==> flow/design.v (excerpt) <==
module Final_Project(reset,sw1,sw2,sw3,sw4,FPGA_clk,dot_row,dot0_col,dot1_col,
							out1, out2, out3, out4, out5, out6);
Size in the first run: ~260 flip-flops, roughly 72 I/O pins, roughly 20000 µm² of cells after synthesis.
clock: 4.22 ns
lec_check: 0
abc_area: 1
cap_margin: 20
core_margin: 2
core_utilization: 68
cts_cluster_diameter: 210
gpl_timing_driven: 1
hold_slack_margin: -0.09
max_routing_layer: met4
slew_margin: 20
tns_end_percent: 80
run.sh (not shown) runs the stock make flow with config.mk's settings and CLKGATE_MAP_FILE=.
The baseline completed, yet does not pass: negative setup slack.
Then changed:
ABC_AREA = unset   (was 1)
CORE_UTILIZATION = 42   (was 68)
GPL_TIMING_DRIVEN = 0   (was 1)
HOLD_SLACK_MARGIN = unset   (was -0.09)
PLACE_DENSITY_LB_ADDON = 0.02   (was unset)
clock period = 6.01 ns   (was 4.22 ns; I/O delays follow)
Effect: With this change the flow went through all stages and came out clean; routed wire length falls by 20%; core utilization falls by 34 points; via count came out lower by 26%.

## v5
Starting RTL as in the previous note.
==> flow/config.mk <==
export PLATFORM = sky130hd
export DESIGN_NAME = Final_Project
export DESIGN_NICKNAME = Final_Project
export VERILOG_FILES = /design/flow/design.v
export SDC_FILE = /design/flow/constraint.sdc
export NUM_CORES = 4
export LEC_CHECK = 0
export CAP_MARGIN = 20
export CELL_PAD_IN_SITES_GLOBAL_PLACEMENT = 2
export CORE_MARGIN = 2
export CORE_UTILIZATION = 40
export CTS_CLUSTER_SIZE = 26
export GPL_ROUTABILITY_DRIVEN = 1
export GPL_TIMING_DRIVEN = 1
export MAX_ROUTING_LAYER = met4
export MIN_ROUTING_LAYER = met2
export PLACE_DENSITY = 0.66
export SETUP_SLACK_MARGIN = -0.77
export SLEW_MARGIN = 10
==> flow/constraint.sdc <==
create_clock -name core_clock -period 10.0 [get_ports {FPGA_clk}]
set_input_delay 2.0000 -clock core_clock [delete_from_list [all_inputs] [get_ports {FPGA_clk}]]
set_output_delay 2.0000 -clock core_clock [all_outputs]
set_load 0.01 [all_outputs]
To summarise v5: no stage aborted, but the layout did not pass its checks, failing on design-rule violations.
#### Input delta (v18 over v5)
==> flow/config.mk <==
export PLATFORM = sky130hd
export DESIGN_NAME = Final_Project
export DESIGN_NICKNAME = Final_Project
export VERILOG_FILES = /design/flow/design.v
export SDC_FILE = /design/flow/constraint.sdc
export NUM_CORES = 4
export LEC_CHECK = 0
export CAP_MARGIN = 20
export CELL_PAD_IN_SITES_GLOBAL_PLACEMENT = 2
export CORE_MARGIN = 2
export CORE_UTILIZATION = 40
export GPL_ROUTABILITY_DRIVEN = 0
export GPL_TIMING_DRIVEN = 0
export SLEW_MARGIN = 10
--- outcome ---
- v18 ran to completion and came out clean on the timing, design-rule and antenna checks.
- Final period demand of the worst path was lower in v18 than in v5.
- v18 ends up with a clock-buffer cell count that is about 5% lower than in v5.
- Core utilization for v18: 0.82 points up relative to v5
- Going from v5 to v18, overall power after layout fell by 2.8%, critical path's largest stage delay lower.
- Relative to v5, first-pass iteration count of the detailed router decreased by 47 in v18.
- Taking v5 as the reference point, the switching power share of the total of v18 rises by 0.19 points.
- On v18: total track usage is 13 points lower than what v5 gave.
- Setup slack in v18 is larger than in v5.
- Clock network power share (lower): v18
- Cell area after layout, v18 vs v5: up slightly
#### Input delta (v21 over v18)
==> flow/config.mk <==
export PLATFORM = sky130hd
export DESIGN_NAME = Final_Project
export DESIGN_NICKNAME = Final_Project
export VERILOG_FILES = /design/flow/design.v
export SDC_FILE = /design/flow/constraint.sdc
export NUM_CORES = 4
export LEC_CHECK = 0
export CAP_MARGIN = 20
export CORE_MARGIN = 2
export CORE_UTILIZATION = 68
export MAX_ROUTING_LAYER = met4
export SLEW_MARGIN = 20
==> flow/constraint.sdc <==
create_clock -name core_clock -period 4.21 [get_ports {FPGA_clk}]
set_input_delay 0.8420 -clock core_clock [delete_from_list [all_inputs] [get_ports {FPGA_clk}]]
set_output_delay 0.8420 -clock core_clock [all_outputs]
set_load 0.01 [all_outputs]
[summary]
v21: flow complete, layout not clean; failing: negative setup slack
[compare] base=v18 new=v21: logic gate fraction of the total cell area moved up, largest fanout on the critical path dropped 5, global-route wire length before repair decreased by 2.8% relative to the old numbers, worst hold slack neither gained nor lost much, fraction of power consumed by the clock network went down by 1.8 points.
v21 — total wire length 950 µm higher, v18 as reference
The lower cell count came out of v21.
Total of max-cap violations came out exactly the same in v18 and v21.
The cell type of the slowest stage on the worst timing path comes out a221oi_2 in one run and clkdlybuf4s50_1 in the other, namely in v21 and v18 respectively.
[inputs] v57 vs v21
-- flow/config.mk --
<<< v21, line 8
export CAP_MARGIN = 20
export CORE_MARGIN = 2
export CORE_UTILIZATION = 68
export MAX_ROUTING_LAYER = met4
export SLEW_MARGIN = 20
>>> v57, line 8
export CAP_MARGIN = 20
export CORE_MARGIN = 2
export CORE_UTILIZATION = 57
export CTS_CLUSTER_SIZE = 96
export SLEW_MARGIN = 20
==> flow/constraint.sdc <==
create_clock -name core_clock -period 7.4 [get_ports {FPGA_clk}]
set_input_delay 1.4800 -clock core_clock [delete_from_list [all_inputs] [get_ports {FPGA_clk}]]
set_output_delay 1.4800 -clock core_clock [all_outputs]
set_load 0.01 [all_outputs]
Results
v57 ran to completion and came out clean on the timing, design-rule and antenna checks. v57 against v21: placed wire-length estimate went down by 6.1%, data required time of the critical path +2.55 ns. Diff v57..v21 | sequential standard cell area | negligible. Of the two values seen for last element of the critical path, out4[0] was produced by v21 and out4[6] by v57. v57 vs v21: headroom to the max-slew limit up.
[inputs] v35 vs v57
-- flow/config.mk --
<<< v57, line 8
export CAP_MARGIN = 20
export CORE_MARGIN = 2
export CORE_UTILIZATION = 57
export CTS_CLUSTER_SIZE = 96
export SLEW_MARGIN = 20
>>> v35, line 8
export CAP_MARGIN = 20
export CORE_MARGIN = 2
export CORE_UTILIZATION = 68
export CTS_CLUSTER_DIAMETER = 210
export GPL_TIMING_DRIVEN = 1
export MAX_ROUTING_LAYER = met4
export SLEW_MARGIN = 20
export TNS_END_PERCENT = 80
==> flow/constraint.sdc <==
create_clock -name core_clock -period 4.89 [get_ports {FPGA_clk}]
set_input_delay 0.9780 -clock core_clock [delete_from_list [all_inputs] [get_ports {FPGA_clk}]]
set_output_delay 0.9780 -clock core_clock [all_outputs]
set_load 0.01 [all_outputs]
Notes after the runs:
- The layout from v35, despite a flow that completed every stage, fails the layout checks, with the failing checks listed as negative setup slack.
- Compared with v57, v35 has less setup slack.
- v35 against v57: number of detailed-routing iterations run before antenna repair -1, storage element area roughly the same.
- Measured against each other, v57 and v35 differ in utilization after layout, the lower figure coming from v57.
- Going from v57 to v35, number of global-route vias before repair grew by more than 10%.
- v57 vs v35, leading power group: clock vs sequential cells
### v35 -> v26
-- flow/config.mk --
<<< v35, line 9
export CORE_MARGIN = 2
export CORE_UTILIZATION = 68
export CTS_CLUSTER_DIAMETER = 210
export GPL_TIMING_DRIVEN = 1
export MAX_ROUTING_LAYER = met4
export SLEW_MARGIN = 20
export TNS_END_PERCENT = 80
>>> v26, line 9
export CORE_MARGIN = 2
export CORE_UTILIZATION = 68
export CTS_CLUSTER_DIAMETER = 43
export CTS_CLUSTER_SIZE = 34
export MAX_ROUTING_LAYER = met4
export SETUP_SLACK_MARGIN = 1.12
export SLEW_MARGIN = 20
==> flow/constraint.sdc <==
create_clock -name core_clock -period 4.21 [get_ports {FPGA_clk}]
set_input_delay 0.8420 -clock core_clock [delete_from_list [all_inputs] [get_ports {FPGA_clk}]]
set_output_delay 0.8420 -clock core_clock [all_outputs]
set_load 0.01 [all_outputs]
==> results <==
- Taking v35 as the reference, in v26 setup fix buffers added after clock tree synthesis up 96; number of instances in the synthesized netlist held.
- Diff v35..v26 | post-synthesis sequential element count | unchanged
- v26: aborted in 5_1_grt (tool error)

## run A
Final_Project again, from the RTL that the note above started with.
==> flow/config.mk <==
export PLATFORM = sky130hd
export DESIGN_NAME = Final_Project
export DESIGN_NICKNAME = Final_Project
export VERILOG_FILES = /design/flow/design.v
export SDC_FILE = /design/flow/constraint.sdc
export NUM_CORES = 4
export LEC_CHECK = 0
export ABC_AREA = 1
export CAP_MARGIN = 20
export CORE_MARGIN = 2
export CORE_UTILIZATION = 31
export GPL_ROUTABILITY_DRIVEN = 1
export GPL_TIMING_DRIVEN = 1
export MIN_ROUTING_LAYER = met1
export PLACE_DENSITY = 0.51
export SLEW_MARGIN = 15
export TNS_END_PERCENT = 70
==> flow/constraint.sdc <==
create_clock -name core_clock -period 10.0 [get_ports {FPGA_clk}]
set_input_delay 2.0000 -clock core_clock [delete_from_list [all_inputs] [get_ports {FPGA_clk}]]
set_output_delay 2.0000 -clock core_clock [all_outputs]
set_load 0.01 [all_outputs]
Setup changes, run A to run B
- SLEW_MARGIN now 20, was 15
- MIN_ROUTING_LAYER no longer set, was met1
- TNS_END_PERCENT no longer set, was 70
- GPL_ROUTABILITY_DRIVEN no longer set, was 1
- GPL_TIMING_DRIVEN no longer set, was 1
- CORE_UTILIZATION now 40, was 31
- ABC_AREA no longer set, was 1
- PLACE_DENSITY no longer set, was 0.51
- the clock period (ns, I/O delays scaled along) now 7.21, was 10.0
### Flow results
- Per the comparison of run B with run A, fraction of area in multi-input gates went up; area growth from synthesis to final layout now smaller; overall power consumption higher; portion of total power attributed to combinational logic lower.
- Sort run A and run B by count of clock-buffer cells in the layout asc -> top: run A
- On worst hold slack, run A and run B are neck and neck.
- The lower final net count came out of run B.
- Re largest fanout on the critical path: run A and run B aren't equal, and the higher value belongs to run B.
- Compared run B vs run A, and routed via count is down in run B.
Input-level comparison between run C and run B:
- MAX_ROUTING_LAYER: unset -> met4
- CORE_UTILIZATION: 40 -> 72
- CTS_CLUSTER_DIAMETER: unset -> 42
- SETUP_SLACK_MARGIN: unset -> 1.09
- the clock period (ns, I/O delays scaled along): 7.21 -> 4.21
Findings:
- Run C did not finish; a tool error ended it in global routing (5_1_grt).
- The instance area after placement of run C exceeds that of run B by about 3.7%.
- Compared with run B, run C shows a weighted congestion at the end of routability-driven global placement that is 16% higher.
- [compare] base=run B new=run C: clock sink count flat, cell area after technology mapping shows no meaningful change.
- Run C vs. run B: height of the die saw a decrease; pre-CTS setup slack went down 1.43 ns; number of buffers added for setup after CTS went up; die area went down by 44%; die boundary width decreased about 25%.
- As far as clock tree buffer depth goes, run C and run B are indistinguishable; the numbers are identical.
- Run C gives more post-CTS resize count than run B did.
## Diff of input files: run D against run C
- SETUP_SLACK_MARGIN now -0.6, was 1.09
- PLACE_DENSITY now 0.67, previously not set
- CTS_CLUSTER_DIAMETER no longer set, was 42
- the clock period (ns, I/O delays scaled along) now 8.15, was 4.21
Findings:
Compared with run C, in run D floorplan net count was more or less identical, placeable core area was more or less identical. In terms of width of the chip, run D and run C differ only marginally. Sum of net half-perimeters after detailed placement (run D vs. run C) decreases by more than 10%. Comparing run D and run C, number of cells in the design after placement is lower on run D. Taking run C as the reference, in run D number of storage elements in the synthesis netlist about even, vertical extent of the die about even, placer congestion estimate fell about 3.8%, number of buffers added by the clock tree synthesis step fell 18%, top-level port count about even. Run D ran to completion and came out clean on the timing, design-rule and antenna checks. Number of cells in Yosys stat came out exactly the same in run D and run C.

Final_Project again, from the RTL that the note above started with.
export LEC_CHECK = 0
export ABC_AREA = 0
export CAP_MARGIN = 35
export CORE_ASPECT_RATIO = 1.88
export CORE_MARGIN = 2
export CORE_UTILIZATION = 24
export GPL_ROUTABILITY_DRIVEN = 0
export HOLD_SLACK_MARGIN = -0.09
export PLACE_DENSITY_LB_ADDON = 0.26
export SETUP_SLACK_MARGIN = -0.16
export SLEW_MARGIN = 20
create_clock -name core_clock -period 11.0 [get_ports {FPGA_clk}]
Change:
ABC_AREA = 1   (was 0)
CAP_MARGIN = 20   (was 35)
CORE_ASPECT_RATIO = default   (was 1.88)
CORE_UTILIZATION = 70   (was 24)
GPL_ROUTABILITY_DRIVEN = default   (was 0)
HOLD_SLACK_MARGIN = default   (was -0.09)
PLACE_DENSITY_LB_ADDON = default   (was 0.26)
SETUP_SLACK_MARGIN = default   (was -0.16)
clock period = 4.78 ns   (was 11.0 ns; I/O delays follow)
=>
- The new run finished but fails on negative setup slack
- global-route usage goes up by 24 points
- routed wire length goes up by 6.6%
- power goes up by 140%
Change:
ABC_AREA = default   (was 1)
CORE_UTILIZATION = 26   (was 70)
clock period = 7.21 ns   (was 4.78 ns; I/O delays follow)
What happened: This time the run completed with no timing, DRC or antenna violations. Register-to-register slack is better by 1600 ps. Power drops by a quarter to a third. Count of clock-buffer cells in the layout climbs by 7. Design area drops by a little under a tenth.

Final_Project again, from the RTL that the note above started with.
Settings: LEC_CHECK=0, ABC_AREA=1, CAP_MARGIN=20, CORE_MARGIN=2, CORE_UTILIZATION=68, CTS_CLUSTER_DIAMETER=210, GPL_TIMING_DRIVEN=1, MAX_ROUTING_LAYER=met4, SLEW_MARGIN=5, TNS_END_PERCENT=80; clock period 4.15 ns.
The starting point failed in global routing (GRT-0232).
Rerun with:
Settings changed: ABC_AREA 1 to default, SLEW_MARGIN 5 to 20.
Clock period 4.15 ns to 4.86 ns, I/O delays scaled along.
=>
- With this change the flow finished with setup timing left
- die area is lower by 7.9%
- synthesized area is lower by about 8%
- synthesized cell count is lower by about 25%
Rerun with:
Settings changed: CORE_UTILIZATION 68 to 40, CTS_CLUSTER_DIAMETER 210 to default, GPL_TIMING_DRIVEN 1 to default, MAX_ROUTING_LAYER met4 to default, TNS_END_PERCENT 80 to default.
Clock period 4.86 ns to 8.18 ns, I/O delays scaled along.
Outcome: Now the flow finished with timing, DRC and antenna clean. Non-clock buffer count went down by 69. Hold slack got worse by 0.018 ns. Core utilization went down by 33 points. Sequential power went down by 40%. Routed wire length went down by 0.93%. Sequential share of layout area went up by 0.49 points. Via count went down by 5.6%. Power went down by 39%. Final area went down by 2.0%.
Rerun with:
Settings changed: ABC_AREA from default to 1, CORE_UTILIZATION 40 to 72, PLACE_DENSITY from default to 0.82.
Clock period 8.18 ns to 4.78 ns, I/O delays scaled along.
Outcome: With this change the flow finished but fails on setup timing; via count grows by 38%; total power goes up by 66%; count of clock-buffer cells in the layout falls by 10; wire length climbs by 30%; final area climbs by about 9%; non-clock buffer count rises by 48; die area falls by 39%; clock power rises by about 54%; sequential share of layout area came out lower by 2.2 points.

== job 2108 ==
Final_Project again, from the RTL that the note above started with.
clock: 10.0 ns
lec_check: 0
abc_area: 1
cap_margin: 20
core_margin: 2
core_utilization: 40
gpl_routability_driven: 1
gpl_timing_driven: 1
min_routing_layer: met1
place_density: 0.51
slew_margin: 5
tns_end_percent: 70
Changes in job 4499 relative to job 2108:
Settings: a change of GPL_ROUTABILITY_DRIVEN from 1 to 0; a deleted ABC_AREA that had been 1; a deleted GPL_TIMING_DRIVEN that had been 1; a deleted TNS_END_PERCENT that had been 70; a deleted MIN_ROUTING_LAYER that had been met1; a deleted PLACE_DENSITY that had been 0.51; a change of SLEW_MARGIN from 5 to 25.
## What came out
Register-to-register slack deteriorates in job 4499 relative to job 2108. Delta (job 4499 minus job 2108): pin count of the biggest net entering global routing has decreased, non-clock buffer count in the final layout has increased, half-perimeter wire length of the detailed placement result has decreased. Taking job 2108 as the reference, in job 4499 worst hold slack picked up an extra 13 ps, worst path buffer plus inverter count decreased by 1 relative to the old numbers, register share of total power saw an increase.
## Diff of input files: job 5558 against job 4499
Settings: SLEW_MARGIN: 25 -> 10; CELL_PAD_IN_SITES_GLOBAL_PLACEMENT: unset -> 2; MIN_ROUTING_LAYER: unset -> met2; GPL_TIMING_DRIVEN: unset -> 1; PLACE_DENSITY: unset -> 0.66; SETUP_SLACK_MARGIN: unset -> -0.77; GPL_ROUTABILITY_DRIVEN: 0 -> 1; HOLD_SLACK_MARGIN: unset -> 0.14.
Any difference in final core area utilization between job 5558 and job 4499 is small enough to ignore. Comparing job 5558 and job 4499, area overhead of the layout relative to synthesis is higher on job 5558. Job 5558 leaves less setup margin than job 4499. Sequential share of layout area: job 4499 vs job 5558 — no meaningful difference. Met1 usage in global routing: job 5558 < job 4499.
Edits applied to the flow inputs when going from job 5558 to job 9375:
Settings: swapping 40 for 70 in CORE_UTILIZATION; clearing HOLD_SLACK_MARGIN, which used to be 0.14; clearing SETUP_SLACK_MARGIN, which used to be -0.77; putting ABC_AREA at 1 where nothing was set; clearing MIN_ROUTING_LAYER, which used to be met2; clearing GPL_TIMING_DRIVEN, which used to be 1; clearing GPL_ROUTABILITY_DRIVEN, which used to be 1; clearing PLACE_DENSITY, which used to be 0.66; clearing CELL_PAD_IN_SITES_GLOBAL_PLACEMENT, which used to be 2; swapping 10 for 20 in SLEW_MARGIN; swapping 10.0 for 4.82 in the clock period (ns, I/O delays scaled along).
Notes after the runs:
Among job 9375 and job 5558, a clean, completed layout was produced by job 5558 alone. Completing all stages was not enough for job 9375: its layout failed the final checks because of negative setup slack. When job 9375 is measured against job 5558, its power after layout turns out about 100% higher. Relative to job 5558, the net count after synthesis measured on job 9375 has increased by more than a quarter. Higher area added between synthesis and finish was reported by job 9375, not job 5558. Job 9375 vs. job 5558: first-iteration DRC count went down; area fraction in xor and xnor cells went down; sequential group share of total power went up; utilization went up; area after synthesis went up.
Power and IR drop assume default switching activity.
